Design Mips_Processor, start of the top module:
module Mips_Processor (
    input             clk,
    input             rst,
    output     [15:0] mem_addr,
    output            mem_wr,
    output     [15:0] mem_wdata,
    input      [15:0] mem_rdata,
    output reg        wb_we,
    output reg [3:0]  wb_rd,
    output reg [15:0] wb_data
);
Size: about 460 flip-flops, roughly 72 I/O pins, ~36000 um2 of cells after synthesis.
clock: 7.4 ns
lec_check: 0
cap_margin: 20
core_margin: 2
core_utilization: 60
slew_margin: 20
run.sh (not shown) runs the stock make flow with config.mk's settings and CLKGATE_MAP_FILE=.
The starting point reached the layout checks and failed them: negative setup slack.
Change:
--- a/flow/config.mk
+++ b/flow/config.mk
@@ -7,0 +8 @@
+export ABC_AREA = 1
@@ -8,0 +10 @@
+export CORE_ASPECT_RATIO = 1.04
@@ -10,2 +12,10 @@
-export CORE_UTILIZATION = 60
-export SLEW_MARGIN = 20
+export CORE_UTILIZATION = 72
+export CTS_CLUSTER_DIAMETER = 232
+export CTS_CLUSTER_SIZE = 32
+export GPL_ROUTABILITY_DRIVEN = 1
+export GPL_TIMING_DRIVEN = 1
+export MAX_ROUTING_LAYER = met4
+export PLACE_DENSITY = 0.65
+export SETUP_SLACK_MARGIN = 1.95
+export SLEW_MARGIN = 25
+export TNS_END_PERCENT = 100
==> flow/constraint.sdc (replaced) <==
create_clock -name core_clock -period 6.59 [get_ports {clk}]
set_input_delay 1.3180 -clock core_clock [delete_from_list [all_inputs] [get_ports {clk}]]
set_output_delay 1.3180 -clock core_clock [all_outputs]
set_load 0.01 [all_outputs]
=> This time the run failed in 5_1_grt, error GRT-0232; synthesized area climbs by 0.58%; synthesized cell count goes up by 24%; die area is lower by 16%.
Change:
==> flow/config.mk (replaced) <==
export PLATFORM = sky130hd
export DESIGN_NAME = Mips_Processor
export DESIGN_NICKNAME = Mips_Processor
export VERILOG_FILES = /design/flow/design.v
export SDC_FILE = /design/flow/constraint.sdc
export NUM_CORES = 4
export LEC_CHECK = 0
export CAP_MARGIN = 20
export CORE_MARGIN = 3
export CORE_UTILIZATION = 40
export GPL_ROUTABILITY_DRIVEN = 0
export GPL_TIMING_DRIVEN = 0
export SLEW_MARGIN = 20
==> flow/constraint.sdc (replaced) <==
create_clock -name core_clock -period 11.0 [get_ports {clk}]
set_input_delay 2.2000 -clock core_clock [delete_from_list [all_inputs] [get_ports {clk}]]
set_output_delay 2.2000 -clock core_clock [all_outputs]
set_load 0.01 [all_outputs]
This time the run went through all stages and came out clean.
Area after synthesis fell by about 0.6%.
Die area rose by about 80%.
Synthesized cell count fell by 19%.
Change:
--- a/flow/config.mk
+++ b/flow/config.mk
@@ -9,4 +9,5 @@
-export CORE_MARGIN = 3
-export CORE_UTILIZATION = 40
-export GPL_ROUTABILITY_DRIVEN = 0
-export GPL_TIMING_DRIVEN = 0
+export CORE_MARGIN = 2
+export CORE_UTILIZATION = 72
+export CTS_CLUSTER_SIZE = 50
+export MAX_ROUTING_LAYER = met4
+export PLACE_DENSITY = 0.65
==> flow/constraint.sdc (replaced) <==
create_clock -name core_clock -period 7.53 [get_ports {clk}]
set_input_delay 1.5060 -clock core_clock [delete_from_list [all_inputs] [get_ports {clk}]]
set_output_delay 1.5060 -clock core_clock [all_outputs]
set_load 0.01 [all_outputs]
What happened: With this change the flow failed in 5_1_grt. Die size fell by 45%. Synthesized area stays the same. Synthesized cell count stays the same.
Change:
--- a/flow/config.mk
+++ b/flow/config.mk
@@ -10,2 +10 @@
-export CORE_UTILIZATION = 72
-export CTS_CLUSTER_SIZE = 50
+export CORE_UTILIZATION = 64
@@ -13 +12 @@
-export PLACE_DENSITY = 0.65
+export PLACE_DENSITY = 0.6
Result: Now the flow ran to the end with violations: negative setup slack; die area increases by 12%; synthesized area stays the same; synthesized cell count does not change.
Change:
--- a/flow/config.mk
+++ b/flow/config.mk
@@ -7,0 +8 @@
+export ABC_AREA = 1
@@ -10,2 +11,3 @@
-export CORE_UTILIZATION = 64
-export MAX_ROUTING_LAYER = met4
+export CORE_UTILIZATION = 72
+export CTS_CLUSTER_DIAMETER = 222
+export CTS_CLUSTER_SIZE = 100
==> flow/constraint.sdc (replaced) <==
create_clock -name core_clock -period 5.89 [get_ports {clk}]
set_input_delay 1.1780 -clock core_clock [delete_from_list [all_inputs] [get_ports {clk}]]
set_output_delay 1.1780 -clock core_clock [all_outputs]
set_load 0.01 [all_outputs]
This time the run never finished: it broke off in 5_1_grt.
Area after synthesis increases by 0.58%.
Die size decreases by about 10%.
Synthesized cell count increases by 24%.

oak:
Starting RTL as in the previous note.
==> flow/config.mk <==
export PLATFORM = sky130hd
export DESIGN_NAME = Mips_Processor
export DESIGN_NICKNAME = Mips_Processor
export VERILOG_FILES = /design/flow/design.v
export SDC_FILE = /design/flow/constraint.sdc
export NUM_CORES = 4
export LEC_CHECK = 0
export CAP_MARGIN = 20
export CORE_ASPECT_RATIO = 1.04
export CORE_MARGIN = 2
export CORE_UTILIZATION = 70
export CTS_CLUSTER_DIAMETER = 342
export CTS_CLUSTER_SIZE = 24
export GPL_ROUTABILITY_DRIVEN = 1
export GPL_TIMING_DRIVEN = 1
export PLACE_DENSITY = 0.65
export SETUP_SLACK_MARGIN = 0.05
export SLEW_MARGIN = 25
export TNS_END_PERCENT = 100
==> flow/constraint.sdc <==
create_clock -name core_clock -period 6.23 [get_ports {clk}]
set_input_delay 1.2460 -clock core_clock [delete_from_list [all_inputs] [get_ports {clk}]]
set_output_delay 1.2460 -clock core_clock [all_outputs]
set_load 0.01 [all_outputs]
[flow] oak | stages: complete | final checks: fail | reason: setup timing
Here is what was changed in the inputs of pine compared with oak.
Settings: GPL_TIMING_DRIVEN: 1 -> 0; SETUP_SLACK_MARGIN: 0.05 -> unset; CORE_UTILIZATION: 70 -> 32; CORE_ASPECT_RATIO: 1.04 -> 1.06; HOLD_SLACK_MARGIN: unset -> 0.14; CORE_MARGIN: 2 -> 7; SLEW_MARGIN: 25 -> 5; the clock period (ns, I/O delays scaled along): 6.23 -> 9.25.
--- outcome ---
pine finished every stage and its layout cleared the timing, DRC and antenna checks. exmem_op[3] as the origin of the worst setup path was reported by pine, and exmem_op[1] by oak. Looking at actual transition at the worst max-transition pin, pine sits 59 ps below oak. Summary of pine over oak: total clock sinks was more or less identical, count of buffers not belonging to the clock network in the layout decreased by about 37% relative to the old numbers. Number of nets at the end of the flow is higher on oak. For the fmax, pine came in about 9% lower than oak did. pine falls short of oak in clock period minus worst slack. Re combinational share of cell area: pine is 1.1 points up on oak.
## Diff of input files: birch against pine
Settings: CTS_CLUSTER_SIZE removed (was 24); GPL_ROUTABILITY_DRIVEN removed (was 1); HOLD_SLACK_MARGIN removed (was 0.14); PLACE_DENSITY changed from 0.65 to 0.6; TNS_END_PERCENT removed (was 100); CORE_MARGIN changed from 7 to 2; CORE_ASPECT_RATIO removed (was 1.06); CORE_UTILIZATION changed from 32 to 40; GPL_TIMING_DRIVEN removed (was 0); SLEW_MARGIN changed from 5 to 20; CTS_CLUSTER_DIAMETER removed (was 342); the clock period (ns, I/O delays scaled along) changed from 9.25 to 17.9.
Results
The lower worst hold slack came out of pine. The proportion of cell area occupied by registers number comes out higher for birch vs pine. Max core utilization of the finished layout across pine and birch: birch. On storage element area, pine and birch are neck and neck. On routability congestion estimate, the lower figure sits with birch, not pine. For number of gates on the worst path with buffers counted, dividing the value from birch by the value from pine gives 0.875. On count of clock buffers in the final design: between pine and birch, it ends up higher for birch.
Setup changes, birch to maple
Settings: setting ABC_AREA to 1 for the first time; setting TNS_END_PERCENT to 5 for the first time; setting MAX_ROUTING_LAYER to met4 for the first time; changing CORE_UTILIZATION from 40 to 64; changing the clock period (ns, I/O delays scaled along) from 17.9 to 6.81.
## What came out
birch | status: complete | timing, DRC, antenna: pass. | maple | all stages done | FAIL | setup timing |. Sequential fraction of total cell area down 2.3 points in maple wrt birch. Cell with the biggest individual delay on the critical path: sky130_fd_sc_hd__fa_1 -> maple, sky130_fd_sc_hd__nor3_4 -> birch. [maple vs birch] final worst slack: lower in maple. maple vs birch, worst setup path startpoint: wb_rd[0] vs exmem_op[0]. maple vs birch — number of inserted filler cells in the final layout dropped about 50%.
